### config.mk
export PLATFORM = sky130hd
export DESIGN_NAME = Convolution2D
export DESIGN_NICKNAME = Convolution2D
export VERILOG_FILES = /design/flow/design.v
export SDC_FILE = /design/flow/constraint.sdc
export NUM_CORES = 4
export LEC_CHECK = 0
export CAP_MARGIN = 5
export CORE_ASPECT_RATIO = 0.98
export CORE_MARGIN = 2
export CORE_UTILIZATION = 37
export CTS_CLUSTER_DIAMETER = 47
export CTS_CLUSTER_SIZE = 73
export GPL_ROUTABILITY_DRIVEN = 1
export GPL_TIMING_DRIVEN = 1
export HOLD_SLACK_MARGIN = 0.15
export MIN_ROUTING_LAYER = met2
export PLACE_DENSITY_LB_ADDON = 0.14
export SETUP_SLACK_MARGIN = 3.15
export SLEW_MARGIN = 20
### constraint.sdc
create_clock -name core_clock -period 11.1 [get_ports {clk}]
set_input_delay 2.2200 -clock core_clock [delete_from_list [all_inputs] [get_ports {clk}]]
set_output_delay 2.2200 -clock core_clock [all_outputs]
set_load 0.01 [all_outputs]
### run.sh
#!/bin/bash
# the make line also repeats each setting of config.mk as NAME=value (left out here)
make -C /OpenROAD-flow-scripts/flow DESIGN_CONFIG=/design/flow/config.mk WORK_HOME=/design/flow/orfs CLKGATE_MAP_FILE= finish
### design.v
`timescale 1ns / 1ps
module calculator(rst, clk, en, kernel_weights, in_pix, ack, out_pix, done, write);
	input rst, clk, en, ack;
	input signed [15:0]kernel_weights, in_pix;
	output reg done;
	output reg signed [31:0]out_pix;
	reg signed [31:0]temp;
	reg [4:0]counter;
	output write;
	parameter kernel_size = 3;
	assign write = (counter == (kernel_size*kernel_size)+1);
	always @ (posedge clk) begin
		done <= 0;
		if (rst || en == 0) begin
			counter <= 0;
			temp <= 0;
		end
		else begin
			if (counter < (kernel_size*kernel_size)+2)
				counter <= counter + 1;
			if (counter >= 1 && counter <= (kernel_size*kernel_size))
				temp <= temp + (kernel_weights * in_pix);
			if (counter == (kernel_size*kernel_size)+1) begin
				out_pix <= temp;
				done <= 1;
			end
		end
	end
endmodule
`timescale 1ns / 1ps
module ctrl(clk, en, write, result_addr, base_addrA, base_addrB, addrA, addrB);
	input clk, en, write;
	output reg [13:0]addrA;
	output reg [13:0]addrB;
	input [13:0]base_addrA;
	input [13:0]result_addr;
	input [13:0]base_addrB;
	parameter img_width = 48, kernel_size = 3;
	reg [4:0]count;
	reg [2:0]i;
	always @ (posedge clk)begin
		if(en)begin
			addrA <= addrA + 1;
			addrB <= addrB + 1;
			count <= count + 1;
			if (count >= kernel_size-1) begin
				i <= i+1;
				addrA <= base_addrA + (i+1)*img_width;
				count <= 0;
			end
			if (write)begin
				addrA <= result_addr;
			end
		end
		else begin
			addrA <= base_addrA;
			addrB <= base_addrB;
			count <= 0;
			i <= 0;
		end
	end
endmodule
`timescale 1ns / 1ps
module pixelpointprocessor(rst, en, clk, ack, result_addr, base_addrA, base_addrB, in_pix, kernel_weight, done, addrA, addrB, out_pix);
	input rst, en;
	input clk, ack;
	input [13:0]base_addrA;
	input [13:0]base_addrB;
	input [13:0]result_addr;
	parameter img_width = 48, kernel_size = 3;
	output [13:0] addrA;
	output [13:0] addrB;
	output signed [31:0] out_pix;
	output done;
	wire write;
	input signed [15:0]in_pix, kernel_weight;
	ctrl #(img_width, kernel_size) C1(clk, en, write, result_addr, base_addrA, base_addrB, addrA, addrB);
	calculator #(kernel_size) calc1(rst, clk, en, kernel_weight, in_pix, ack, out_pix, done, write);
endmodule
`timescale 1ns / 1ps
module ctrl_conv2D(rst, en_conv2d, clk, done, base_result_addr, pix_base_addr, kernel_base_addr, pix_addr, kernel_addr, en, ack, result_addr, completed);
	input rst, en_conv2d, clk, done;
	input [13:0]kernel_base_addr;
	input [13:0]pix_base_addr, base_result_addr;
	output reg [13:0]result_addr;
	output reg [13:0]pix_addr;
	output reg [13:0]kernel_addr;
	parameter img_width = 48, kernel_size = 3;
	localparam out_width = img_width - kernel_size + 1;
	output reg en, completed;
	reg busy;
	reg [6:0]col;
	reg [6:0]row;
	output reg ack;
	always @ (posedge clk)begin
		ack <= 0;
		completed <= 0;
		if (rst) begin
			busy <= 0;
			en <= 0;
			pix_addr <= 0;
			kernel_addr <= 0;
			result_addr <= 0;
		end
		else if (!busy) begin
			if (en_conv2d) begin
				busy <= 1;
				pix_addr <= pix_base_addr;
				kernel_addr <= kernel_base_addr;
				result_addr <= base_result_addr;
				col <= 0;
				row <= 0;
			end
		end
		else if (done) begin
			ack <= 1;
			en <= 0;
			result_addr <= result_addr + 1;
			if (col < out_width-1) begin
				col <= col + 1;
				pix_addr <= pix_addr + 1;
			end
			else begin
				col <= 0;
				row <= row + 1;
				pix_addr <= pix_addr + kernel_size;
			end
			if (col == out_width-1 && row == out_width-1) begin
				busy <= 0;
				completed <= 1;
			end
		end
		else if (!en) begin
			en <= 1;
		end
	end
endmodule
`timescale 1ns / 1ps
module Convolution2D(clk, rst, en_conv2d, base_result_addr, pix_base_addr, kernel_base_addr,
							in_pix, completed, pix_done, addrA, addrB, out_pix, kernel_weight
							);
	input signed[15:0]in_pix, kernel_weight;
	input clk, rst, en_conv2d;
	input [13:0]kernel_base_addr;
	input [13:0]pix_base_addr;
	input [13:0]base_result_addr;
	parameter img_width = 48, kernel_size = 3;
	output completed, pix_done;
	output signed[31:0] out_pix;
	output [13:0]addrA, addrB;
	wire en, ack;
	wire [13:0]pix_addr;
	wire [13:0]kernel_addr;
	wire [13:0]result_addr;
	ctrl_conv2D #(img_width, kernel_size) C2(rst, en_conv2d, clk, pix_done, base_result_addr, pix_base_addr, kernel_base_addr, pix_addr, kernel_addr, en, ack, result_addr, completed);	
	pixelpointprocessor #(img_width, kernel_size) P1(rst, en, clk, ack, result_addr, pix_addr, kernel_addr, in_pix, kernel_weight, pix_done, addrA, addrB, out_pix);
endmodule
==> results of run 1 <==
-- layer usage --
layer / vias up / track usage (%)
met5: - / 7.48
met4: 24 / 4.35
met3: 340 / 45.2
met2: 4969 / 33.3
met1: 6951 / -
li1: 6333 / -
-- timing repair --
| item | 4_1_cts | 5_1_grt |
|---|---|---|
| setup buffers | 1 | 3 |
| pin swaps | 1 | 18 |
| endpoints found under the setup margin | 16 | 14 |
| hold buffers | 0 | 0 |
| gates resized | 81 | 83 |
| hold endpoints to repair | 0 | 0 |
| cloned | 0 | 1 |
-- through the flow --
step,hold WS [ns],util [%],std cells
detailed placement,0.446,41.5,2680
finish,0.450,43.1,2718
CTS,0.457,42.9,2713
global route,0.471,43.1,2718
floorplan,0.417,-,1952
global placement,0.431,41.5,2680
-- layout make-up --
| cell class | instances | area (µm²) |
|---|---|---|
| Fill cell | 4824 | 27600 |
| Inverter | 330 | 1240 |
| Sequential cell | 165 | 3760 |
| Timing Repair Buffer | 157 | 1520 |
| Clock buffer | 19 | 464 |
| Tap cell | 656 | 821 |
| Clock inverter | 13 | 121 |
| Multi-Input combinational cell | 1378 | 13000 |
==> Changelog: implementation, run 1 <==
### Metrics

- Amount of wire on met3 after detailed routing: 22.0 mm
- Total setup violations reported at the end of the flow: 0
- Worst Hold Path Cells: 1
- Fraction of the yosys area taken by sequential cells: 20.7%
- Core area: 48500 µm²
- Multiplexer area fraction after synthesis: 0.510%
- Dominant combinational cell family by area after synthesis: adder cells
- Yosys stat area: 18200 µm²
- Final tally of hold violations: 0
- Clock Sink Count: 165
- Highest-delay cell along the critical path: fa_1
- Antenna Nets Post-Route: 0
- Placed Instance Area: 20200 µm²
- Count of warning messages emitted by the tools: 33
- Endpoint of the worst hold path: P1.C1.count[0]
- Row count: 80
- Tot GR Track Use: 30.3%
- Die H: 223 µm
- Clk Latency, worst-skew pair: 0.45 ns
- Number of CTS-inserted buffers: 17
- Kind of cell adding the most delay to the critical path: adder cells
- Worst Path Arrival: 8.10 ns
- Outcome: complete, no violations
- CP max FO: 16
- Weighted congestion at the end of routability-driven global placement: 0.866
- Simple Share, Synth: 16.2%
- Minimum setup slack among reg-to-reg paths: 6.14 ns
- Critical path startpoint: kernel_weight[5]
- Wire length per cell: 18.2 µm
- Synth top area cells: fa_1 (33%), dfxtp_1 (13%), ha_1 (8.4%)
- Kind of start point of the critical path: input port
- Clock tree skew after final layout: 0.0110 ns
- WL final: 49.5 mm
- Crit path required time: 11.42 ns
- Count of library flops with an enable pin: 46
- Setup repair after global routing missed its margin: false
- Library cell with the highest instance count after synthesis: inv_1
- Slack of the critical path: 3.33 ns
- Chip area: 50900 µm²
- Layout area overhead: 15.2%
- Reg2Reg Launch Point: P1.calc1.temp[10]
- Max-cap check violation count: 0
- Largest area contributor in the synthesized netlist: fa_1
- Critical path depth: 22
- Top routing layer used: met5
- AND-OR/OR-AND share of the synthesized area: 9.14%
- Cell mode on critical path: fa_1
- Largest net degree at the start of global routing: 59
- Antenna diode count: 0
- TritonCTS clock tree: done
- Post-layout nets: 2543
- Slowest cell delay on critical path: 0.53 ns
- Num ports: 139
- WP buf/inv: 6
- Post-Place Setup Slack: 1.86 ns
- CTS Buffer Depth: 2
- Hold Startpoint: P1.C1.count[0]
- Actual transition at the worst max-transition pin: 0.805 ns
- Overflow left after global routing: 0
- Crit path kind: input port to register
- R2R depth: 14
- Detailed-route vias per instance: 6.85
- Fraction of synthesized cell area in xor and xnor cells: 3.91%
- Area share of the leading cell type in the synthesized netlist: 32.5%
- Wire length of the first global-routing pass: 80.3 mm
- DRC violations left: 0
- Minimum period implied by the final worst setup slack: 7.77 ns
- Number of antenna violations at the first check in global routing: 1
- DR vias: 18600
- Post-DP HPWL: 37.2 mm
- End of the worst register-to-register path: P1.calc1.temp[31]
- Arithmetic-cell share of the synthesized area counting full adders, half adders and majority gates: 40.9%
- Iteration count of the initial detailed-routing pass: 8
- Relative slew slack: 46.1%
- Synth async-reset ratio: 0%
- Fin area: 20900 µm²
- Commonest cells in the netlist: inv_1 (330), fa_1 (295), nand2_1 (222), and2_1 (129), ha_1 (122)
- Number of cells in the yosys synthesis report: 1950
- Mean area per synthesized cell: 9.32 µm²
- #FFs+latches synth: 165
- End point of the critical path: P1.calc1.temp[31]
- Met1 Wirelength: 0 µm
- Max frequency: 0.129 GHz
- Ordered list of cells on the worst path: clkdlybuf4s50_1, buf_12, and2_1, fa_1, inv_1, fa_1, inv_1, fa_1, fa_1, inv_1, fa_1, fa_1, inv_1, ha_1, a211o_1, a21oi_1, o21ai_1, a21oi_4, o211ai_2, a311oi_2, xnor2_1, a21oi_1
- Met2 routed wirelength: 24.6 mm
- Die X: 228 µm
- Number of instances in the synthesized netlist: 1950
- Clock transition time at the flip-flop clock pins of the worst setup and hold paths: 0.07 ns
- Synthesis Warnings: 3
- Initial Util: 37.4%
- Number of max-slew violations in the final report: 0
- First-iteration detailed-routing DRC count: 2050
- Type of the most critical hold path: register to register
- Post-route setup TNS: 0 ns
- Final cycle utilization of the critical path: 70.0%
- Htree depth: 4
- # port buffers: 138
- CTS Root Buffer Type: clkbuf_16
- Category of the worst setup path capture point: register
- Primary flip-flop cell chosen by synthesis mapping: dfxtp_1
- Number of distinct library cells after synthesis: 70
- Number of global-route vias before repair: 22300
- Syn Std Cell Area: 18200 µm²
==> inputs of run 2 (changes only) <==
- CAP_MARGIN: 5 -> 20
- CORE_ASPECT_RATIO: 0.98 -> default
- CORE_UTILIZATION: 37 -> 59
- CTS_CLUSTER_DIAMETER: 47 -> default
- CTS_CLUSTER_SIZE: 73 -> default
- GPL_ROUTABILITY_DRIVEN: 1 -> default
- GPL_TIMING_DRIVEN: 1 -> default
- HOLD_SLACK_MARGIN: 0.15 -> default
- MIN_ROUTING_LAYER: met2 -> default
- PLACE_DENSITY_LB_ADDON: 0.14 -> default
- SETUP_SLACK_MARGIN: 3.15 -> default
- clock period: 11.1 -> 4.98 ns (I/O delays scaled with it)
==> run 2 against run 1 <==
  * The layout now fails its checks (setup timing)
  * Clock skew about the same
  * Core utilization increased by 33 points
  * Setup slack got worse by 4.5 ns
  * Cell count decreased by 1.2%
  * Synthesized cell count unchanged
  * Non-clock buffer count increased by 228
  * Count of clock-buffer cells in the layout decreased by 2
==> Changelog: implementation, run 2 <==
### Metrics

- Outcome: failed layout checks (was complete, no violations)
- Layout Check Failures: setup timing
- First-iteration detailed-routing DRC count: 877 (was 2050)
- Area share of the leading cell type in the synthesized netlist: 32.5% (unchanged)
- Library cell with the highest instance count after synthesis: inv_1 (unchanged)
- Number of global-route vias before repair: 15700 (was 22300)
- Worst Hold Path Cells: 2 (was 1)
- Num ports: 139 (unchanged)
- Cell mode on critical path: fa_1 (unchanged)
- Post-DP HPWL: 37.1 mm (was 37.2 mm)
- Dominant combinational cell family by area after synthesis: adder cells (unchanged)
- Critical path startpoint: in_pix[3] (was kernel_weight[5])
- Mean area per synthesized cell: 9.32 µm² (unchanged)
- Synth top area cells: fa_1 (33%), dfxtp_1 (13%), ha_1 (8.4%) (unchanged)
- Slowest cell delay on critical path: 0.58 ns (was 0.53 ns)
- End of the worst register-to-register path: P1.calc1.temp[31] (unchanged)
- Die H: 179 µm (was 223 µm)
- End-of-flow core utilization: 76.4% (was 43.1%)
- Yosys stat area: 18200 µm² (unchanged)
- Fraction of synthesized cell area in xor and xnor cells: 3.91% (unchanged)
- Highest-delay cell along the critical path: fa_1 (unchanged)
- WL final: 47.8 mm (was 49.5 mm)
- Iteration count of the initial detailed-routing pass: 5 (was 8)
- Die X: 179 µm (was 228 µm)
- Chip area: 32200 µm² (was 50900 µm²)
- Core area: 30400 µm² (was 48500 µm²)
- Post-layout nets: 2771 (was 2543)
- # port buffers: 138 (unchanged)
- Number of CTS-inserted buffers: 17 (unchanged)
- Largest area contributor in the synthesized netlist: fa_1 (unchanged)
- Arithmetic-cell share of the synthesized area counting full adders, half adders and majority gates: 40.9% (unchanged)
- Hold Startpoint: C2.kernel_addr[10] (was P1.C1.count[0])
- Post-route setup TNS: -19.49 ns (was 0 ns)
- Htree depth: 4 (unchanged)
- WP buf/inv: 7 (was 6)
- Largest net degree at the start of global routing: 59 (unchanged)
- CP max FO: 5 (was 16)
- Number of hold buffers added after CTS: 0 (unchanged)
- Overflow left after global routing: 0 (unchanged)
- Setup repair after global routing missed its margin: true (was false)
- Wire length of the first global-routing pass: 81.2 mm (was 80.3 mm)
- Final tally of hold violations: 0 (unchanged)
- Tot GR Track Use: 31.3% (was 30.3%)
- Endpoint of the worst hold path: C2.kernel_addr[10] (was P1.C1.count[0])
- Number of max-slew violations in the final report: 0 (unchanged)
- Type of the most critical hold path: register to register (unchanged)
- R2R depth: 16 (was 14)
- Count of warning messages emitted by the tools: 38 (was 33)
- Row count: 64 (was 80)
- Initial Util: 59.7% (was 37.4%)
- Slack of the critical path: -1.20 ns (was 3.33 ns)
- Worst Path Arrival: 6.49 ns (was 8.10 ns)
- Clock tree skew after final layout: 0.0106 ns (was 0.0110 ns)
- Max-cap check violation count: 0 (unchanged)
- Multiplexer area fraction after synthesis: 0.510% (unchanged)
- Detailed-route vias per instance: 5.37 (was 6.85)
- Commonest cells in the netlist: inv_1 (330), fa_1 (295), nand2_1 (222), and2_1 (129), ha_1 (122) (unchanged)
- Number of cells in the yosys synthesis report: 1950 (unchanged)
- Primary flip-flop cell chosen by synthesis mapping: dfxtp_1 (unchanged)
- Kind of cell adding the most delay to the critical path: adder cells (unchanged)
- End point of the critical path: P1.calc1.temp[31] (unchanged)
- Number of antenna violations at the first check in global routing: 0 (was 1)
- Antenna Nets Post-Route: 0 (unchanged)
- CTS Root Buffer Type: clkbuf_16 (unchanged)
- CTS Buffer Depth: 2 (unchanged)
- Clk Latency, worst-skew pair: 0.44 ns (was 0.45 ns)
- Clock Sink Count: 165 (unchanged)
- DRC violations left: 0 (unchanged)
- Relative slew slack: 24.6% (was 46.1%)
- Weighted congestion at the end of routability-driven global placement: 0.888 (was 0.866)
- Crit path required time: 5.29 ns (was 11.42 ns)
- Syn Std Cell Area: 18200 µm² (unchanged)
- Antenna diode count: 0 (unchanged)
- Kind of start point of the critical path: input port (unchanged)
- Simple Share, Synth: 16.2% (unchanged)
- AND-OR/OR-AND share of the synthesized area: 9.14% (unchanged)
- Post-Place Setup Slack: -1.92 ns (was 1.86 ns)
- DR vias: 14400 (was 18600)
- Fraction of the yosys area taken by sequential cells: 20.7% (unchanged)
- Actual transition at the worst max-transition pin: 1.13 ns (was 0.805 ns)
- Layout area overhead: 28.0% (was 15.2%)
- Clock transition time at the flip-flop clock pins of the worst setup and hold paths: 0.07 ns (about the same)
- Max frequency: 0.162 GHz
- #FFs+latches synth: 165 (unchanged)
- Count of library flops with an enable pin: 46 (unchanged)
- Number of distinct library cells after synthesis: 70 (unchanged)
- Minimum setup slack among reg-to-reg paths: 0.24 ns (was 6.14 ns)
- Wire length per cell: 17.8 µm (was 18.2 µm)
- Critical path depth: 22 (unchanged)
- Crit path kind: input port to register (unchanged)
- Minimum period implied by the final worst setup slack: 6.18 ns
- Ordered list of cells on the worst path: buf_12, and2_4, fa_1, inv_4, buf_6, fa_2, inv_4, buf_6, fa_1, fa_2, fa_1, inv_2, fa_1, inv_2, ha_4, and3_4, and3_4, a311oi_4, o211ai_4, a311oi_2, xnor2_1, a21oi_1 (was clkdlybuf4s50_1, buf_12, and2_1, fa_1, inv_1, fa_1, inv_1, fa_1, fa_1, inv_1, fa_1, fa_1, inv_1, ha_1, a211o_1, a21oi_1, o21ai_1, a21oi_4, o211ai_2, a311oi_2, xnor2_1, a21oi_1)
- Reg2Reg Launch Point: P1.calc1.temp[15] (was P1.calc1.temp[10])
- Synthesis Warnings: 3 (unchanged)
- Synth async-reset ratio: 0% (unchanged)
- Category of the worst setup path capture point: register (unchanged)
- TritonCTS clock tree: done (unchanged)
- Total setup violations reported at the end of the flow: 22 (was 0)
- Final cycle utilization of the critical path: 124% (was 70.0%)
- Number of instances in the synthesized netlist: 1950 (unchanged)
## run 2: per-stage QoR
step	hold slack [ns]	cell area (µm²)	instances
after floorplan	0.417	18500	1952
after global placement	0.424	21400	2585
after detailed placement	0.444	21400	2585
after CTS	0.456	23100	2680
after global routing	0.471	23200	2686
final	0.457	23200	2686
## run 2: layer usage
metal  vias to the layer above  part of all wire [%]  global-route usage [%]
li1                       6815                     -                       -
met1                      7075                    43                    42.2
met2                       467                    48                    51.9
met3                        77                   6.8                    6.58
met4                         0                   2.1                    8.03
met5                         -                     0                       0
## run 2: area by class of cell
cell class / count / area, µm²
Clock buffer: 17 / 425
Clock inverter: 15 / 158
Fill cell: 2092 / 7180
Inverter: 330 / 1240
Multi-Input combinational cell: 1378 / 13600
Sequential cell: 165 / 3760
Tap cell: 396 / 495
Timing Repair Buffer: 385 / 3540
## run 2: repair_timing
item / CTS / global route
gates cloned: 8 / 0
setup endpoints to repair: 25 / 24
setup buffers: 55 / 9
gates resized: 310 / 48
pin swaps: 168 / 62
==> inputs of run 3 (changes only) <==
- ABC_AREA: default -> 0
- CAP_MARGIN: 20 -> 10
- CELL_PAD_IN_SITES_DETAIL_PLACEMENT: default -> 0
- CORE_MARGIN: 2 -> 10
- CTS_CLUSTER_DIAMETER: default -> 351
- CTS_CLUSTER_SIZE: default -> 11
- MIN_ROUTING_LAYER: default -> met1
- PLACE_DENSITY: default -> 0.74
- SETUP_SLACK_MARGIN: default -> 1.43
- clock period: 4.98 -> 11.1 ns (I/O delays scaled with it)
==> run 3 against run 2 <==
  * Now clean on timing, DRC and antenna
  * Non-clock buffer count is 237 lower
  * Wire length shrank 7.6%
  * Global-route usage down 7.3 points
  * Clock skew barely moved
  * Critical path type unchanged
  * Critical endpoint is now P1.calc1.temp[29]
  * Largest cell class unchanged
==> Changelog: implementation, run 3 <==
### Metrics

- Number of instances in the synthesized netlist: 1950 (unchanged)
- DRC violations left: 0 (unchanged)
- Largest area contributor in the synthesized netlist: fa_1 (unchanged)
- Crit path kind: input port to register (unchanged)
- Cell mode on critical path: fa_1 (unchanged)
- End-of-flow core utilization: 66.8% (was 76.4%)
- Mean area per synthesized cell: 9.32 µm² (unchanged)
- Number of max-slew violations in the final report: 0 (unchanged)
- Die H: 195 µm (was 179 µm)
- Slowest cell delay on critical path: 0.72 ns (was 0.58 ns)
- Syn Std Cell Area: 18200 µm² (unchanged)
- Clock Sink Count: 165 (unchanged)
- AND-OR/OR-AND share of the synthesized area: 9.14% (unchanged)
- Number of hold buffers added after CTS: 0 (unchanged)
- Setup repair after global routing missed its margin: false (was true)
- Htree depth: 4 (unchanged)
- Core area: 30500 µm² (was 30400 µm²)
- Clock transition time at the flip-flop clock pins of the worst setup and hold paths: 0.06 ns (was 0.07 ns)
- Relative slew slack: 28.3% (was 24.6%)
- Area share of the leading cell type in the synthesized netlist: 32.5% (unchanged)
- Antenna diode count: 0 (unchanged)
- CP max FO: 16 (was 5)
- Worst Hold Path Cells: 1 (was 2)
- Fraction of the yosys area taken by sequential cells: 20.7% (unchanged)
- End of the worst register-to-register path: P1.calc1.temp[24] (was P1.calc1.temp[31])
- Clock tree skew after final layout: 0.0108 ns (was 0.0106 ns)
- Synth async-reset ratio: 0% (unchanged)
- Count of warning messages emitted by the tools: 33 (was 38)
- Detailed-route vias per instance: 5.57 (was 5.37)
- Primary flip-flop cell chosen by synthesis mapping: dfxtp_1 (unchanged)
- Overflow left after global routing: 0 (unchanged)
- R2R depth: 15 (was 16)
- Minimum period implied by the final worst setup slack: 8.72 ns
- Filler Cells Inserted: 2486 (was 2092)
- Tot GR Track Use: 24.0% (was 31.3%)
- Fraction of synthesized cell area in xor and xnor cells: 3.91% (unchanged)
- Critical path startpoint: in_pix[1] (was in_pix[3])
- Count of library flops with an enable pin: 46 (unchanged)
- Crit path required time: 11.40 ns (was 5.29 ns)
- Type of the most critical hold path: register to register (unchanged)
- End point of the critical path: P1.calc1.temp[29] (was P1.calc1.temp[31])
- Antenna Nets Post-Route: 0 (unchanged)
- Ordered list of cells on the worst path: clkdlybuf4s50_1, and2_1, fa_2, inv_1, fa_1, inv_1, fa_1, fa_1, fa_1, inv_1, fa_1, inv_1, ha_1, and3_2, and3_1, a311oi_1, o211ai_2, a41oi_1, xor2_1, o21ai_0 (was buf_12, and2_4, fa_1, inv_4, buf_6, fa_2, inv_4, buf_6, fa_1, fa_2, fa_1, inv_2, fa_1, inv_2, ha_4, and3_4, and3_4, a311oi_4, o211ai_4, a311oi_2, xnor2_1, a21oi_1)
- Initial Util: 59.5% (was 59.7%)
- Simple Share, Synth: 16.2% (unchanged)
- WP buf/inv: 5 (was 7)
- Critical path depth: 20 (was 22)
- Worst hold slack: 0.453 ns (was 0.457 ns)
- Chip area: 38200 µm² (was 32200 µm²)
- Post-CTS Setup Repair Bufs: 0 (was 55)
- TritonCTS clock tree: done (unchanged)
- Sequential cell area: 3760 µm² (unchanged)
- Commonest cells in the netlist: inv_1 (330), fa_1 (295), nand2_1 (222), and2_1 (129), ha_1 (122) (unchanged)
- Post-DP HPWL: 34.6 mm (was 37.1 mm)
- Arithmetic-cell share of the synthesized area counting full adders, half adders and majority gates: 40.9% (unchanged)
- Num ports: 139 (unchanged)
- Number of global-route vias before repair: 14300 (was 15700)
- Wire length of the first global-routing pass: 75.1 mm (was 81.2 mm)
- Clk Latency, worst-skew pair: 0.44 ns (about the same)
- Total setup violations reported at the end of the flow: 0 (was 22)
- Post-CTS resize count: 0 (was 310)
- Max frequency: 0.115 GHz
- Weighted congestion at the end of routability-driven global placement: 0.904 (was 0.888)
- Row count: 64 (unchanged)
- Kind of start point of the critical path: input port (unchanged)
- Worst Path Arrival: 9.02 ns (was 6.49 ns)
- DR vias: 13700 (was 14400)
- Dominant combinational cell family by area after synthesis: adder cells (unchanged)
- Post-layout nets: 2534 (was 2771)
- # port buffers: 138 (unchanged)
- CTS Root Buffer Type: clkbuf_16 (unchanged)
- Library cell with the highest instance count after synthesis: inv_1 (unchanged)
- Category of the worst setup path capture point: register (unchanged)
- Reg2Reg Launch Point: P1.calc1.temp[12] (was P1.calc1.temp[15])
- Wire length per cell: 18.0 µm (was 17.8 µm)
- Number of antenna violations at the first check in global routing: 0 (unchanged)
- Number of CTS-inserted buffers: 17 (unchanged)
- Iteration count of the initial detailed-routing pass: 5 (unchanged)
- Layout area overhead: 12.3% (was 28.0%)
- Highest-delay cell along the critical path: clkdlybuf4s50_1 (was fa_1)
- Final tally of hold violations: 0 (unchanged)
- First-iteration detailed-routing DRC count: 1080 (was 877)
- CTS Buffer Depth: 2 (unchanged)
- WL final: 44.1 mm (was 47.8 mm)
- Yosys stat area: 18200 µm² (unchanged)
- Synthesis Warnings: 3 (unchanged)
- Minimum setup slack among reg-to-reg paths: 6.14 ns (was 0.24 ns)
- Outcome: complete, no violations (was failed layout checks)
- Actual transition at the worst max-transition pin: 1.07 ns (was 1.13 ns)
- Number of distinct library cells after synthesis: 70 (unchanged)
- Final cycle utilization of the critical path: 78.6% (was 124%)
- Endpoint of the worst hold path: P1.C1.count[0] (was C2.kernel_addr[10])
- Hold Startpoint: P1.C1.count[0] (was C2.kernel_addr[10])
- Multiplexer area fraction after synthesis: 0.510% (unchanged)
- Synth top area cells: fa_1 (33%), dfxtp_1 (13%), ha_1 (8.4%) (unchanged)
- Max-cap check violation count: 0 (unchanged)
- Largest net degree at the start of global routing: 59 (unchanged)
- #FFs+latches synth: 165 (unchanged)
- MI comb area: 12900 µm² (was 13600 µm²)
- Kind of cell adding the most delay to the critical path: adder cells (unchanged)
- Die X: 195 µm (was 179 µm)
- Post-route setup TNS: 0 ns (was -19.49 ns)
- Number of cells in the yosys synthesis report: 1950 (unchanged)
## run 3: per-layer routing
layer  GRT usage [%]  vias up  wire, µm
met5               0        -         0
met4            5.97        0       878
met3            5.21       63      3510
met2            37.6      478     20100
met1            33.2     6765     19600
li1                -     6345         -
## run 3: stage by stage
step	instances	cell area (µm²)	worst slack, ns
floorplan	1952	18200	3.07
global placement	2417	19800	2.02
detailed placement	2417	19800	1.96
CTS	2449	20400	2.40
global route	2449	20400	2.00
finish	2449	20400	2.38
## run 3: cell type report
type	count	area share [%]
Inverter	330	6.07
Tap cell	396	2.43
Clock inverter	13	0.601
Sequential cell	165	18.5
Multi-Input combinational cell	1378	63.1
Timing Repair Buffer	148	7.12
Clock buffer	19	2.23
==> inputs of run 4 (changes only) <==
- ABC_AREA: 0 -> default
- CAP_MARGIN: 10 -> 20
- CELL_PAD_IN_SITES_DETAIL_PLACEMENT: 0 -> default
- CORE_ASPECT_RATIO: default -> 0.5
- CORE_MARGIN: 10 -> 2
- CORE_UTILIZATION: 59 -> 69
- CTS_CLUSTER_DIAMETER: 351 -> 337
- CTS_CLUSTER_SIZE: 11 -> 95
- HOLD_SLACK_MARGIN: default -> 0.27
- MIN_ROUTING_LAYER: met1 -> default
- PLACE_DENSITY: 0.74 -> 0.36
- SETUP_SLACK_MARGIN: 1.43 -> 1.73
- TNS_END_PERCENT: default -> 10
- clock period: 11.1 -> 5.94 ns (I/O delays scaled with it)
==> run 4 against run 3 <==
  * The layout now fails its checks (setup timing)
  * Critical path type unchanged
  * Flip-flop count stayed put
  * Critical path depth up 2
  * First-iteration DRC count up 130%
==> Changelog: implementation, run 4 <==
### Metrics

- Num ports: 139 (unchanged)
- WL final: 66.9 mm (was 44.1 mm)
- Actual transition at the worst max-transition pin: 1.20 ns (was 1.07 ns)
- Die X: 233 µm (was 195 µm)
- Row count: 41 (was 64)
- Commonest cells in the netlist: inv_1 (330), fa_1 (295), nand2_1 (222), and2_1 (129), ha_1 (122) (unchanged)
- Simple Share, Synth: 16.2% (unchanged)
- Critical path depth: 22 (was 20)
- Hold Startpoint: C2.kernel_addr[11] (was P1.C1.count[0])
- Htree depth: 4 (unchanged)
- Clock tree skew after final layout: 0.0213 ns (was 0.0108 ns)
- Reg2Reg Launch Point: P1.calc1.temp[15] (was P1.calc1.temp[12])
- Critical path startpoint: in_pix[15] (was in_pix[1])
- Synth async-reset ratio: 0% (unchanged)
- Number of cells in the yosys synthesis report: 1950 (unchanged)
- Core area: 25500 µm² (was 30500 µm²)
- Max frequency: 0.144 GHz
- Slack of the critical path: -1.02 ns (was 2.38 ns)
- Count of library flops with an enable pin: 46 (unchanged)
- Number of global-route vias before repair: 16800 (was 14300)
- DRC violations left: 0 (unchanged)
- Number of antenna violations at the first check in global routing: 10 (was 0)
- R2R depth: 17 (was 15)
- Yosys stat area: 18200 µm² (unchanged)
- Weighted congestion at the end of routability-driven global placement: 0.916 (was 0.904)
- Library cell with the highest instance count after synthesis: inv_1 (unchanged)
- Largest net degree at the start of global routing: 59 (unchanged)
- Crit path required time: 6.30 ns (was 11.40 ns)
- Area share of the leading cell type in the synthesized netlist: 32.5% (unchanged)
- Fraction of synthesized cell area in xor and xnor cells: 3.91% (unchanged)
- Layout Check Failures: setup timing
- #FFs+latches synth: 165 (unchanged)
- TritonCTS clock tree: done (unchanged)
- Mean area per synthesized cell: 9.32 µm² (unchanged)
- Setup repair after global routing missed its margin: true (was false)
- Chip area: 27700 µm² (was 38200 µm²)
- Ordered list of cells on the worst path: dlymetal6s2s_1, buf_4, nand2b_1, fa_1, fa_1, inv_2, fa_1, fa_2, fa_1, inv_2, fa_1, inv_2, ha_4, buf_4, a21oi_1, nor2b_1, nand2_1, nand4_1, a21o_1, a21boi_4, o211a_1, a211o_1 (was clkdlybuf4s50_1, and2_1, fa_2, inv_1, fa_1, inv_1, fa_1, fa_1, fa_1, inv_1, fa_1, inv_1, ha_1, and3_2, and3_1, a311oi_1, o211ai_2, a41oi_1, xor2_1, o21ai_0)
- Highest-delay cell along the critical path: fa_1 (was clkdlybuf4s50_1)
- CTS Buffer Depth: 2 (unchanged)
- Wire length of the first global-routing pass: 85.0 mm (was 75.1 mm)
- Minimum setup slack among reg-to-reg paths: 0.60 ns (was 6.14 ns)
- Die H: 119 µm (was 195 µm)
- Worst hold slack: 0.459 ns (was 0.453 ns)
- End of the worst register-to-register path: P1.calc1.temp[28] (was P1.calc1.temp[24])
- Clk Latency, worst-skew pair: 0.48 ns (was 0.44 ns)
- Count of warning messages emitted by the tools: 39 (was 33)
- Number of instances in the synthesized netlist: 1950 (unchanged)
- Synth top area cells: fa_1 (33%), dfxtp_1 (13%), ha_1 (8.4%) (unchanged)
- Clock Sink Count: 165 (unchanged)
- Fraction of the yosys area taken by sequential cells: 20.7% (unchanged)
- Kind of start point of the critical path: input port (unchanged)
- First-iteration detailed-routing DRC count: 2518 (was 1080)
- Largest area contributor in the synthesized netlist: fa_1 (unchanged)
- End point of the critical path: P1.calc1.temp[28] (was P1.calc1.temp[29])
- # port buffers: 138 (unchanged)
- Outcome: failed layout checks (was complete, no violations)
- WP buf/inv: 6 (was 5)
- Overflow left after global routing: 0 (unchanged)
- CTS Root Buffer Type: clkbuf_16 (unchanged)
- Number of distinct library cells after synthesis: 70 (unchanged)
- Type of the most critical hold path: register to register (unchanged)
- Synthesis Warnings: 3 (unchanged)
- Max-cap check violation count: 0 (unchanged)
- Tot GR Track Use: 39.8% (was 24.0%)
- Number of max-slew violations in the final report: 0 (unchanged)
- Category of the worst setup path capture point: register (unchanged)
- Multiplexer area fraction after synthesis: 0.510% (unchanged)
- Antenna Nets Post-Route: 0 (unchanged)
- Primary flip-flop cell chosen by synthesis mapping: dfxtp_1 (unchanged)
- Dominant combinational cell family by area after synthesis: adder cells (unchanged)
- Finished Layout Cells: 2632 (was 2449)
- Post-DP HPWL: 35.3 mm (was 34.6 mm)
- Wire length per cell: 25.4 µm (was 18.0 µm)
- Clock transition time at the flip-flop clock pins of the worst setup and hold paths: 0.07 ns (was 0.06 ns)
- Arithmetic-cell share of the synthesized area counting full adders, half adders and majority gates: 40.9% (unchanged)
- Post-layout nets: 2762 (was 2534)
- Detailed-route vias per instance: 6.55 (was 5.57)
- AND-OR/OR-AND share of the synthesized area: 9.14% (unchanged)
- DR vias: 17200 (was 13700)
- Worst Hold Path Cells: 2 (was 1)
- Layout area overhead: 26.9% (was 12.3%)
- Relative slew slack: 20.0% (was 28.3%)
- Filler Cells Inserted: 1047 (was 2486)
- Number of hold buffers added after CTS: 0 (unchanged)
- Endpoint of the worst hold path: C2.kernel_addr[11] (was P1.C1.count[0])
- Iteration count of the initial detailed-routing pass: 13 (was 5)
- Final tally of hold violations: 0 (unchanged)
- Slowest cell delay on critical path: 0.61 ns (was 0.72 ns)
- Worst Path Arrival: 7.32 ns (was 9.02 ns)
- Placed insts: 2521 (was 2417)
- Total setup violations reported at the end of the flow: 23 (was 0)
- Number of CTS-inserted buffers: 17 (unchanged)
- Crit path kind: input port to register (unchanged)
- Minimum period implied by the final worst setup slack: 6.96 ns
- Kind of cell adding the most delay to the critical path: adder cells (unchanged)
- Cell mode on critical path: fa_1 (unchanged)
- Syn Std Cell Area: 18200 µm² (unchanged)
- Final cycle utilization of the critical path: 117% (was 78.6%)
- Initial Util: 71.1% (was 59.5%)
- CP max FO: 6 (was 16)
## run 4: layout make-up
class	instances	area, µm²	share of cell area [%]
clock buffer	18	429	1.86
clock inverter	14	138	0.597
antenna	7	17.5	0.0760
multi-input combinational	1378	13500	58.5
timing repair buffer	376	3530	15.3
sequential	165	3760	16.3
tap	344	430	1.87
inverter	330	1240	5.39
## run 4: what timing repair did
item,CTS,global route
pin swaps,94,75
endpoints found under the hold margin,0,0
gates cloned,7,2
gates resized,158,113
buffers inserted,47,16
setup endpoints to repair,28,28
## run 4: metal layers
| layer | global-route usage (%) | share of wire (%) | wire, µm |
|---|---|---|---|
| met4 | 21.4 | 9.4 | 6300 |
| met5 | 0 | 0.25 | 166 |
| met3 | 8.95 | 14 | 9640 |
| met1 | 48.9 | 32 | 21400 |
| met2 | 65.8 | 44 | 29400 |
## run 4: stage by stage
stage	setup slack, ns	area (µm²)	util [%]	setup TNS, ns
after detailed placement	-1.26	21300	83.2	-20.85
after global placement	-1.11	21300	83.2	-19.12
after floorplan	-0.389	18400	-	-4.18
final	-1.02	23000	90.2	-16.19
after CTS	-0.429	22600	88.5	-4.58
after global routing	-1.13	23000	90.2	-20.56
==> inputs of run 5 (changes only) <==
- CORE_ASPECT_RATIO: 0.5 -> default
- CORE_UTILIZATION: 69 -> 72
- CTS_CLUSTER_DIAMETER: 337 -> default
- CTS_CLUSTER_SIZE: 95 -> default
- HOLD_SLACK_MARGIN: 0.27 -> default
- PLACE_DENSITY: 0.36 -> default
- PLACE_DENSITY_LB_ADDON: default -> 0.07
- SETUP_SLACK_MARGIN: 1.73 -> 0.91
- TNS_END_PERCENT: 10 -> default
- clock period: 5.94 -> 7.87 ns (I/O delays scaled with it)
==> run 5 against run 4 <==
  * Now clean on timing, DRC and antenna
  * Synthesized cell count unchanged
  * Register-to-register slack better by 2.3 ns
  * Critical path type unchanged
  * Critical endpoint is now P1.calc1.temp[31]
  * Largest cell class unchanged
==> Changelog: implementation, run 5 <==
### Metrics

- Critical path depth: 23 (was 22)
- Synthesis Warnings: 3 (unchanged)
- DRC violations left: 0 (unchanged)
- # port buffers: 138 (unchanged)
- Cell mode on critical path: fa_1 (unchanged)
- Slack of the critical path: 0.979 ns (was -1.02 ns)
- DR vias: 14500 (was 17200)
- Synth top area cells: fa_1 (33%), dfxtp_1 (13%), ha_1 (8.4%) (unchanged)
- CTS Root Buffer Type: clkbuf_16 (unchanged)
- Library cell with the highest instance count after synthesis: inv_1 (unchanged)
- TritonCTS clock tree: done (unchanged)
- Actual transition at the worst max-transition pin: 1.09 ns (was 1.20 ns)
- Area share of the leading cell type in the synthesized netlist: 32.5% (unchanged)
- Antenna Nets Post-Route: 0 (unchanged)
- Num ports: 139 (unchanged)
- AND-OR/OR-AND share of the synthesized area: 9.14% (unchanged)
- Worst Path Arrival: 7.20 ns (was 7.32 ns)
- Clock transition time at the flip-flop clock pins of the worst setup and hold paths: 0.07 ns (about the same)
- Chip area: 26500 µm² (was 27700 µm²)
- Yosys stat area: 18200 µm² (unchanged)
- Finished Layout Cells: 2448 (was 2632)
- Filler Cells Inserted: 1479 (was 1047)
- Number of distinct library cells after synthesis: 70 (unchanged)
- First-iteration detailed-routing DRC count: 1201 (was 2518)
- Dominant combinational cell family by area after synthesis: adder cells (unchanged)
- Largest area contributor in the synthesized netlist: fa_1 (unchanged)
- Minimum period implied by the final worst setup slack: 6.89 ns
- Count of warning messages emitted by the tools: 34 (was 39)
- Antenna diode count: 0 (was 7)
- Setup repair after global routing missed its margin: true (unchanged)
- Crit path required time: 8.17 ns (was 6.30 ns)
- Simple Share, Synth: 16.2% (unchanged)
- Total setup violations reported at the end of the flow: 0 (was 23)
- Worst Hold Path Cells: 2 (unchanged)
- Kind of start point of the critical path: input port (unchanged)
- Category of the worst setup path capture point: register (unchanged)
- WL final: 45.8 mm (was 66.9 mm)
- Largest net degree at the start of global routing: 59 (unchanged)
- Type of the most critical hold path: register to register (unchanged)
- Synth async-reset ratio: 0% (unchanged)
- Endpoint of the worst hold path: C2.kernel_addr[1] (was C2.kernel_addr[11])
- Ordered list of cells on the worst path: dlygate4sd2_1, buf_12, buf_4, and2_1, fa_1, inv_1, fa_1, inv_2, fa_1, fa_2, fa_1, inv_2, fa_1, inv_2, ha_4, a211o_1, a21oi_2, o21ai_2, a21oi_4, o211ai_4, a311oi_2, xnor2_1, a21oi_1 (was dlymetal6s2s_1, buf_4, nand2b_1, fa_1, fa_1, inv_2, fa_1, fa_2, fa_1, inv_2, fa_1, inv_2, ha_4, buf_4, a21oi_1, nor2b_1, nand2_1, nand4_1, a21o_1, a21boi_4, o211a_1, a211o_1)
- Placed insts: 2404 (was 2521)
- Minimum setup slack among reg-to-reg paths: 2.92 ns (was 0.60 ns)
- Highest-delay cell along the critical path: fa_1 (unchanged)
- Reg2Reg Launch Point: P1.calc1.temp[10] (was P1.calc1.temp[15])
- Number of cells in the yosys synthesis report: 1950 (unchanged)
- Multiplexer area fraction after synthesis: 0.510% (unchanged)
- Number of max-slew violations in the final report: 0 (unchanged)
- Slowest cell delay on critical path: 0.58 ns (was 0.61 ns)
- Final cycle utilization of the critical path: 87.6% (was 117%)
- Post-route setup TNS: 0 ns (was -16.19 ns)
- Wire length of the first global-routing pass: 75.4 mm (was 85.0 mm)
- Max frequency: 0.145 GHz
- WP buf/inv: 7 (was 6)
- Outcome: complete, no violations (was failed layout checks)
- Overflow left after global routing: 0 (unchanged)
- Wire length per cell: 18.7 µm (was 25.4 µm)
- Primary flip-flop cell chosen by synthesis mapping: dfxtp_1 (unchanged)
- Detailed-route vias per instance: 5.92 (was 6.55)
- Layout area overhead: 15.8% (was 26.9%)
- Weighted congestion at the end of routability-driven global placement: 0.944 (was 0.916)
- Post-layout nets: 2599 (was 2762)
- Core area: 25000 µm² (was 25500 µm²)
- #FFs+latches synth: 165 (unchanged)
- Max-cap check violation count: 0 (unchanged)
- Fraction of synthesized cell area in xor and xnor cells: 3.91% (unchanged)
- Kind of cell adding the most delay to the critical path: adder cells (unchanged)
- Post-Place Setup Slack: 0.00562 ns (was -1.26 ns)
- Number of CTS-inserted buffers: 17 (unchanged)
- Tot GR Track Use: 36.1% (was 39.8%)
- Initial Util: 72.8% (was 71.1%)
- CTS Buffer Depth: 2 (unchanged)
- End point of the critical path: P1.calc1.temp[31] (was P1.calc1.temp[28])
- Clk Latency, worst-skew pair: 0.43 ns (was 0.48 ns)
- Relative slew slack: 27.6% (was 20.0%)
- Commonest cells in the netlist: inv_1 (330), fa_1 (295), nand2_1 (222), and2_1 (129), ha_1 (122) (unchanged)
- Die X: 163 µm (was 233 µm)
- Arithmetic-cell share of the synthesized area counting full adders, half adders and majority gates: 40.9% (unchanged)
- Row count: 58 (was 41)
- Number of global-route vias before repair: 15400 (was 16800)
- Post-DP HPWL: 35.6 mm (was 35.3 mm)
- Mean area per synthesized cell: 9.32 µm² (unchanged)
- Final tally of hold violations: 0 (unchanged)
- Crit path kind: input port to register (unchanged)
- Hold Startpoint: C2.kernel_addr[1] (was C2.kernel_addr[11])
- Count of library flops with an enable pin: 46 (unchanged)
- Critical path startpoint: kernel_weight[10] (was in_pix[15])
- Clock tree skew after final layout: 0.0131 ns (was 0.0213 ns)
- Syn Std Cell Area: 18200 µm² (unchanged)
- End-of-flow core utilization: 84.2% (was 90.2%)
- Number of instances in the synthesized netlist: 1950 (unchanged)
- CP max FO: 8 (was 6)
- Die H: 163 µm (was 119 µm)
- Number of antenna violations at the first check in global routing: 0 (was 10)
- R2R depth: 14 (was 17)
- Clock Sink Count: 165 (unchanged)
- Htree depth: 4 (unchanged)
- Iteration count of the initial detailed-routing pass: 7 (was 13)
- End of the worst register-to-register path: P1.calc1.temp[31] (was P1.calc1.temp[28])
- Fraction of the yosys area taken by sequential cells: 20.7% (unchanged)
run 5: timing repair:
item / 4_1_cts / 5_1_grt
cloned: 0 / 0
gates resized: 104 / 80
setup endpoints to repair: 17 / 16
pin swaps: 29 / 39
buffers inserted: 10 / 2
hold buffers: 0 / 0
run 5: routing by layer:
layer  global-route usage (%)  wire, µm
met3                     5.50      3710
met1                     47.2     17700
met4                     14.3      1800
met5                        0         0
met2                     60.9     22600
run 5: cell type report:
cell class / instances / area (µm²) / share of cell area [%]
multi-input combinational: 1378 / 13200 / 62.6
clock inverter: 13 / 113 / 0.535
clock buffer: 19 / 433 / 2.06
sequential: 165 / 3760 / 17.9
timing repair buffer: 213 / 1890 / 9.00
inverter: 330 / 1240 / 5.91
tap: 330 / 413 / 1.96
run 5: through the flow:
stage | cell area, µm² | hold WS [ns]
finish | 21000 | 0.455
global route | 21000 | 0.472
CTS | 21000 | 0.456
detailed placement | 20200 | 0.445
global placement | 20200 | 0.425
floorplan | 18300 | 0.417
==> inputs of run 6 (changes only) <==
- CELL_PAD_IN_SITES_DETAIL_PLACEMENT: default -> 1
- CELL_PAD_IN_SITES_GLOBAL_PLACEMENT: default -> 3
- CORE_ASPECT_RATIO: default -> 0.86
- CORE_MARGIN: 2 -> 10
- CORE_UTILIZATION: 72 -> 64
- CTS_CLUSTER_DIAMETER: default -> 214
- CTS_CLUSTER_SIZE: default -> 47
- GPL_ROUTABILITY_DRIVEN: default -> 1
- MAX_ROUTING_LAYER: default -> met5
- PLACE_DENSITY_LB_ADDON: 0.07 -> 0.09
- SETUP_SLACK_MARGIN: 0.91 -> 0.04
- SLEW_MARGIN: 20 -> 30
- clock period: 7.87 -> 4.77 ns (I/O delays scaled with it)
==> run 6 against run 5 <==
  * The flow now stops in global placement without I/O
  * Die area increased by 34%
  * Synthesized cell count unchanged
  * Synthesized area unchanged
==> Changelog: implementation, run 6 <==
### Changed

- Outcome: did not finish (was complete, no violations)
- Stage at which the flow ended: global placement without I/O
- First error message: [ERROR FLW-0024] Place density exceeds 1.0 (current PLACE_DENSITY_LB_ADDON =  0.09). Please check if the value of  PLACE_DENSITY_LB_ADDON is between 0 and 0.99.
- Commonest cells in the netlist: inv_1 (330), fa_1 (295), nand2_1 (222), and2_1 (129), ha_1 (122) (unchanged)
- Fraction of the yosys area taken by sequential cells: 20.7% (unchanged)
- Count of library flops with an enable pin: 46 (unchanged)
- Dominant combinational cell family by area after synthesis: adder cells (unchanged)
- Area share of the leading cell type in the synthesized netlist: 32.5% (unchanged)
- Synth async-reset ratio: 0% (unchanged)
- Row count: 57 (was 58)
- Primary flip-flop cell chosen by synthesis mapping: dfxtp_1 (unchanged)
- Synth top area cells: fa_1 (33%), dfxtp_1 (13%), ha_1 (8.4%) (unchanged)
- Fraction of synthesized cell area in xor and xnor cells: 3.91% (unchanged)
- Die X: 202 µm (was 163 µm)
- Yosys stat area: 18200 µm² (unchanged)
- Largest area contributor in the synthesized netlist: fa_1 (unchanged)
- Number of instances in the synthesized netlist: 1950 (unchanged)
- AND-OR/OR-AND share of the synthesized area: 9.14% (unchanged)
- Mean area per synthesized cell: 9.32 µm² (unchanged)
- Core area: 28100 µm² (was 25000 µm²)
- #FFs+latches synth: 165 (unchanged)
- Initial Util: 64.6% (was 72.8%)
- Number of distinct library cells after synthesis: 70 (unchanged)
- Die H: 176 µm (was 163 µm)
- Simple Share, Synth: 16.2% (unchanged)
- Number of cells in the yosys synthesis report: 1950 (unchanged)
- Syn Std Cell Area: 18200 µm² (unchanged)
- Chip area: 35500 µm² (was 26500 µm²)
- Arithmetic-cell share of the synthesized area counting full adders, half adders and majority gates: 40.9% (unchanged)
- Library cell with the highest instance count after synthesis: inv_1 (unchanged)
- Synthesis Warnings: 3 (unchanged)
- Multiplexer area fraction after synthesis: 0.510% (unchanged)
==> inputs of run 7 (changes only) <==
- CAP_MARGIN: 20 -> 5
- CELL_PAD_IN_SITES_DETAIL_PLACEMENT: 1 -> 2
- CELL_PAD_IN_SITES_GLOBAL_PLACEMENT: 3 -> 1
- CORE_ASPECT_RATIO: 0.86 -> 0.98
- CORE_UTILIZATION: 64 -> 35
- CTS_CLUSTER_DIAMETER: 214 -> 47
- CTS_CLUSTER_SIZE: 47 -> 50
- GPL_TIMING_DRIVEN: default -> 1
- HOLD_SLACK_MARGIN: default -> 0.2
- MAX_ROUTING_LAYER: met5 -> default
- MIN_ROUTING_LAYER: default -> met2
- PLACE_DENSITY_LB_ADDON: 0.09 -> default
- SETUP_SLACK_MARGIN: 0.04 -> 1.66
- SLEW_MARGIN: 30 -> 40
- clock period: 4.77 -> 11.1 ns (I/O delays scaled with it)
==> run 7 against run 6 <==
  * The run now finishes clean
  * Synthesized cell count unchanged
  * Synthesized area did not move
  * Die area increased by 73%
==> Changelog: implementation, run 7 <==
### Metrics

- Outcome: complete, no violations (was did not finish)
- Num ports: 139
- DR vias: 19100
- #FFs+latches synth: 165 (unchanged)
- Synthesis Warnings: 3 (unchanged)
- Met3 GRT Util: 40.2%
- Post-layout nets: 2541
- Wire length of the first global-routing pass: 94.9 mm
- Cell mode on critical path: fa_1
- Antenna diode count: 0
- Crit path required time: 11.42 ns
- Type of the most critical hold path: register to register
- Max-cap check violation count: 0
- WP buf/inv: 4
- Area share of the leading cell type in the synthesized netlist: 32.5% (unchanged)
- Slowest cell delay on critical path: 0.88 ns
- Largest area contributor in the synthesized netlist: fa_1 (unchanged)
- Fraction of the yosys area taken by sequential cells: 20.7% (unchanged)
- Row count: 82 (was 57)
- # port buffers: 138
- Dominant combinational cell family by area after synthesis: adder cells (unchanged)
- Count of library flops with an enable pin: 46 (unchanged)
- End of the worst register-to-register path: P1.calc1.temp[28]
- Endpoint of the worst hold path: P1.C1.count[0]
- First-iteration detailed-routing DRC count: 2254
- Antenna Nets Post-Route: 0
- DRC violations left: 0
- Layout area overhead: 14.5%
- Count of warning messages emitted by the tools: 33
- Clock transition time at the flip-flop clock pins of the worst setup and hold paths: 0.07 ns
- Number of global-route vias before repair: 24200
- Synth top area cells: fa_1 (33%), dfxtp_1 (13%), ha_1 (8.4%) (unchanged)
- Weighted congestion at the end of routability-driven global placement: 0.889
- Iteration count of the initial detailed-routing pass: 8
- R2R depth: 15
- Critical path startpoint: in_pix[4]
- Kind of cell adding the most delay to the critical path: adder cells
- Minimum period implied by the final worst setup slack: 8.91 ns
- Relative slew slack: 41.7%
- Met2 Usage GRT: 35.2%
- Htree depth: 4
- Wire length per cell: 21.7 µm
- Final tally of hold violations: 0
- Setup repair after global routing missed its margin: false
- Worst Path Arrival: 9.23 ns
- Final cycle utilization of the critical path: 80.2%
- End point of the critical path: P1.calc1.temp[31]
- Worst Hold Path Cells: 1
- Fraction of synthesized cell area in xor and xnor cells: 3.91% (unchanged)
- Highest-delay cell along the critical path: clkdlybuf4s50_1
- Die X: 250 µm (was 202 µm)
- Total setup violations reported at the end of the flow: 0
- Minimum setup slack among reg-to-reg paths: 5.94 ns
- TritonCTS clock tree: done
- WL final: 59.3 mm
- CTS Root Buffer Type: clkbuf_16
- Arithmetic-cell share of the synthesized area counting full adders, half adders and majority gates: 40.9% (unchanged)
- Chip area: 61400 µm² (was 35500 µm²)
- Actual transition at the worst max-transition pin: 0.872 ns
- Hold Startpoint: P1.C1.count[0]
- Post-DP HPWL: 46.6 mm
- Yosys stat area: 18200 µm² (unchanged)
- Initial Util: 35.4% (was 64.6%)
- Die H: 246 µm (was 176 µm)
- Commonest cells in the netlist: inv_1 (330), fa_1 (295), nand2_1 (222), and2_1 (129), ha_1 (122) (unchanged)
- Critical path depth: 19
- Kind of start point of the critical path: input port
- Clock tree skew after final layout: 0.0128 ns
- Mean area per synthesized cell: 9.32 µm² (unchanged)
- CP max FO: 16
- Post-CTS Setup Repair Bufs: 0
- Library cell with the highest instance count after synthesis: inv_1 (unchanged)
- Post-route setup TNS: 0 ns
- Number of max-slew violations in the final report: 0
- Reg2Reg Launch Point: P1.calc1.temp[21]
- AND-OR/OR-AND share of the synthesized area: 9.14% (unchanged)
- Core area: 51300 µm² (was 28100 µm²)
- Clk Latency, worst-skew pair: 0.46 ns
- Syn Std Cell Area: 18200 µm² (unchanged)
- Tot GR Track Use: 29.5%
- Number of cells in the yosys synthesis report: 1950 (unchanged)
- Layer with the highest usage after global routing: met3
- Met1 Resource Use GR: 0%
- Number of distinct library cells after synthesis: 70 (unchanged)
- Number of CTS-inserted buffers: 17
- Number of antenna violations at the first check in global routing: 0
- Number of instances in the synthesized netlist: 1950 (unchanged)
- Detailed-route vias per instance: 6.99
- Ordered list of cells on the worst path: clkdlybuf4s50_1, nand2_1, fa_1, fa_1, inv_1, fa_1, fa_1, fa_1, inv_1, fa_1, inv_1, ha_1, and3_2, and3_1, a311oi_1, o211ai_2, a311oi_2, xnor2_1, a21oi_1
- Overflow left after global routing: 0
- Multiplexer area fraction after synthesis: 0.510% (unchanged)
- Category of the worst setup path capture point: register
- Largest net degree at the start of global routing: 59
- Simple Share, Synth: 16.2% (unchanged)
- Max frequency: 0.112 GHz
- Clock Sink Count: 165
- CTS Buffer Depth: 2
- Crit path kind: input port to register
- Synth async-reset ratio: 0% (unchanged)
- Number of hold buffers added after CTS: 0
- Primary flip-flop cell chosen by synthesis mapping: dfxtp_1 (unchanged)
-- run 7: timing repair --
action	in CTS	in global routing
resized	0	1
hold endpoints to repair	0	0
setup endpoints to repair	0	2
-- run 7: layout make-up --
cell class | instances | area (µm²)
Tap cell | 672 | 841
Clock buffer | 20 | 468
Clock inverter | 12 | 116
Sequential cell | 165 | 3760
Timing Repair Buffer | 155 | 1510
Fill cell | 5629 | 30500
Inverter | 330 | 1240
Multi-Input combinational cell | 1378 | 12900
-- run 7: metal layers --
metal | vias to the layer above | wire length [µm]
li1 | 6319 | -
met1 | 6929 | 0
met2 | 5480 | 31800
met3 | 356 | 24200
met4 | 20 | 2680
met5 | - | 515
-- run 7: stage by stage --
step | hold slack [ns] | instances | worst slack (ns) | instance area (µm²) | utilization [%]
after floorplan | 0.417 | 1952 | 3.07 | 18200 | -
after global placement | 0.433 | 2698 | 1.95 | 20200 | 39.4
after detailed placement | 0.440 | 2700 | 1.74 | 20300 | 39.5
after CTS | 0.459 | 2732 | 2.18 | 20800 | 40.6
after global routing | 0.485 | 2732 | 1.72 | 20800 | 40.6
final | 0.450 | 2732 | 2.19 | 20800 | 40.6
==> inputs of run 8 (changes only) <==
- CAP_MARGIN: 5 -> 20
- CELL_PAD_IN_SITES_DETAIL_PLACEMENT: 2 -> default
- CELL_PAD_IN_SITES_GLOBAL_PLACEMENT: 1 -> default
- CORE_ASPECT_RATIO: 0.98 -> default
- CORE_MARGIN: 10 -> 2
- CORE_UTILIZATION: 35 -> 65
- CTS_CLUSTER_DIAMETER: 47 -> 30
- CTS_CLUSTER_SIZE: 50 -> 62
- GPL_ROUTABILITY_DRIVEN: 1 -> default
- GPL_TIMING_DRIVEN: 1 -> default
- HOLD_SLACK_MARGIN: 0.2 -> default
- MIN_ROUTING_LAYER: met2 -> default
- SETUP_SLACK_MARGIN: 1.66 -> default
- SLEW_MARGIN: 40 -> 20
- clock period: 11.1 -> 4.42 ns (I/O delays scaled with it)
==> run 8 against run 7 <==
  * The layout now fails its checks (setup timing)
  * Via count is 13% lower
  * Flip-flop count stayed put
  * Count of clock-buffer cells in the layout is 1 lower
  * Non-clock buffer count is 291 higher
  * Synthesized area stayed put
  * Sequential share of layout area is 2.4 points lower
  * Setup slack worse by 4.4 ns
  * Wire length is 7.5% higher
  * Die area is 52% lower
  * Register-to-register slack worse by 6.4 ns
  * First-iteration DRC count is 23% lower
  * Critical path type unchanged
  * Largest cell class unchanged
  * Highest routed layer unchanged
==> Changelog: implementation, run 8 <==
### Metrics

- Type of the most critical hold path: register to register (unchanged)
- Chip area: 29300 µm² (was 61400 µm²)
- Placed Instance Area: 21500 µm² (was 20300 µm²)
- Post-DP HPWL: 37.3 mm (was 46.6 mm)
- Critical path depth: 20 (was 19)
- Slowest cell delay on critical path: 0.64 ns (was 0.88 ns)
- Layout area overhead: 32.4% (was 14.5%)
- DRC violations left: 0 (unchanged)
- Worst Path Arrival: 6.90 ns (was 9.23 ns)
- Layout Check Failures: setup timing
- Syn Std Cell Area: 18200 µm² (unchanged)
- Total setup violations reported at the end of the flow: 26 (was 0)
- Category of the worst setup path capture point: register (unchanged)
- End-of-flow core utilization: 87.0% (was 40.6%)
- Max frequency: 0.152 GHz
- Slack of the critical path: -2.18 ns (was 2.19 ns)
- Num ports: 139 (unchanged)
- Critical path startpoint: in_pix[15] (was in_pix[4])
- Row count: 61 (was 82)
- AND-OR/OR-AND share of the synthesized area: 9.14% (unchanged)
- Minimum period implied by the final worst setup slack: 6.60 ns
- Core area: 27600 µm² (was 51300 µm²)
- Outcome: failed layout checks (was complete, no violations)
- Fin area: 24000 µm² (was 20800 µm²)
- WP buf/inv: 5 (was 4)
- Fraction of synthesized cell area in xor and xnor cells: 3.91% (unchanged)
- Clock transition time at the flip-flop clock pins of the worst setup and hold paths: 0.07 ns (about the same)
- Minimum setup slack among reg-to-reg paths: -0.47 ns (was 5.94 ns)
- Kind of cell adding the most delay to the critical path: adder cells (unchanged)
- Post-layout nets: 2832 (was 2541)
- Number of distinct library cells after synthesis: 70 (unchanged)
- Die X: 171 µm (was 250 µm)
- Number of hold buffers added after CTS: 0 (unchanged)
- Number of antenna violations at the first check in global routing: 3 (was 0)
- Finished Layout Cells: 2730 (was 2732)
- Overflow left after global routing: 0 (unchanged)
- Max-cap check violation count: 0 (unchanged)
- Clock Sink Count: 165 (unchanged)
- Hold Startpoint: P1.C1.count[0] (unchanged)
- Tot GR Track Use: 37.2% (was 29.5%)
- Antenna Nets Post-Route: 0 (unchanged)
- Kind of start point of the critical path: input port (unchanged)
- Fraction of the yosys area taken by sequential cells: 20.7% (unchanged)
- Yosys stat area: 18200 µm² (unchanged)
- Die H: 171 µm (was 246 µm)
- Count of warning messages emitted by the tools: 38 (was 33)
- Multiplexer area fraction after synthesis: 0.510% (unchanged)
- Simple Share, Synth: 16.2% (unchanged)
- Area share of the leading cell type in the synthesized netlist: 32.5% (unchanged)
- R2R depth: 16 (was 15)
- Filler Cells Inserted: 1390 (was 5629)
- First-iteration detailed-routing DRC count: 1731 (was 2254)
- Final tally of hold violations: 0 (unchanged)
- Weighted congestion at the end of routability-driven global placement: 0.920 (was 0.889)
- Crit path required time: 4.73 ns (was 11.42 ns)
- #FFs+latches synth: 165 (unchanged)
- Placed insts: 2587 (was 2700)
- Worst hold slack: 0.455 ns (was 0.450 ns)
- Crit path kind: input port to register (unchanged)
- Iteration count of the initial detailed-routing pass: 8 (unchanged)
- CTS Buffer Depth: 2 (unchanged)
- Endpoint of the worst hold path: P1.C1.count[0] (unchanged)
## run 8: layer usage
layer,vias to the layer above,share of wire [%],global-route usage (%)
met4,4,8.0,15.0
met3,476,11,7.06
met2,1218,47,64.1
met5,-,0.075,0
met1,8078,34,46.4
li1,6939,-,-
## run 8: what timing repair did
item	CTS	global route
gates cloned	4	1
buffers inserted	74	39
resized	308	184
endpoints found under the setup margin	27	27
pin swaps	182	138
## run 8: final cells by class
cell class,instances,area [µm²],share of cell area (%)
Clock inverter,13,111,0.463
Timing Repair Buffer,446,4040,16.8
Multi-Input combinational cell,1378,14000,58.1
Clock buffer,19,454,1.89
Antenna cell,1,2.50,0.0104
Inverter,330,1240,5.17
Sequential cell,165,3760,15.7
Tap cell,378,473,1.97
## run 8: per-stage QoR
step	worst slack (ns)	setup TNS [ns]
2_1_floorplan	-1.60	-27.22
3_3_place_gp	-2.31	-50.48
3_5_place_dp	-2.42	-52.18
4_1_cts	-1.60	-29.97
5_1_grt	-2.33	-41.45
6_report	-2.18	-38.53
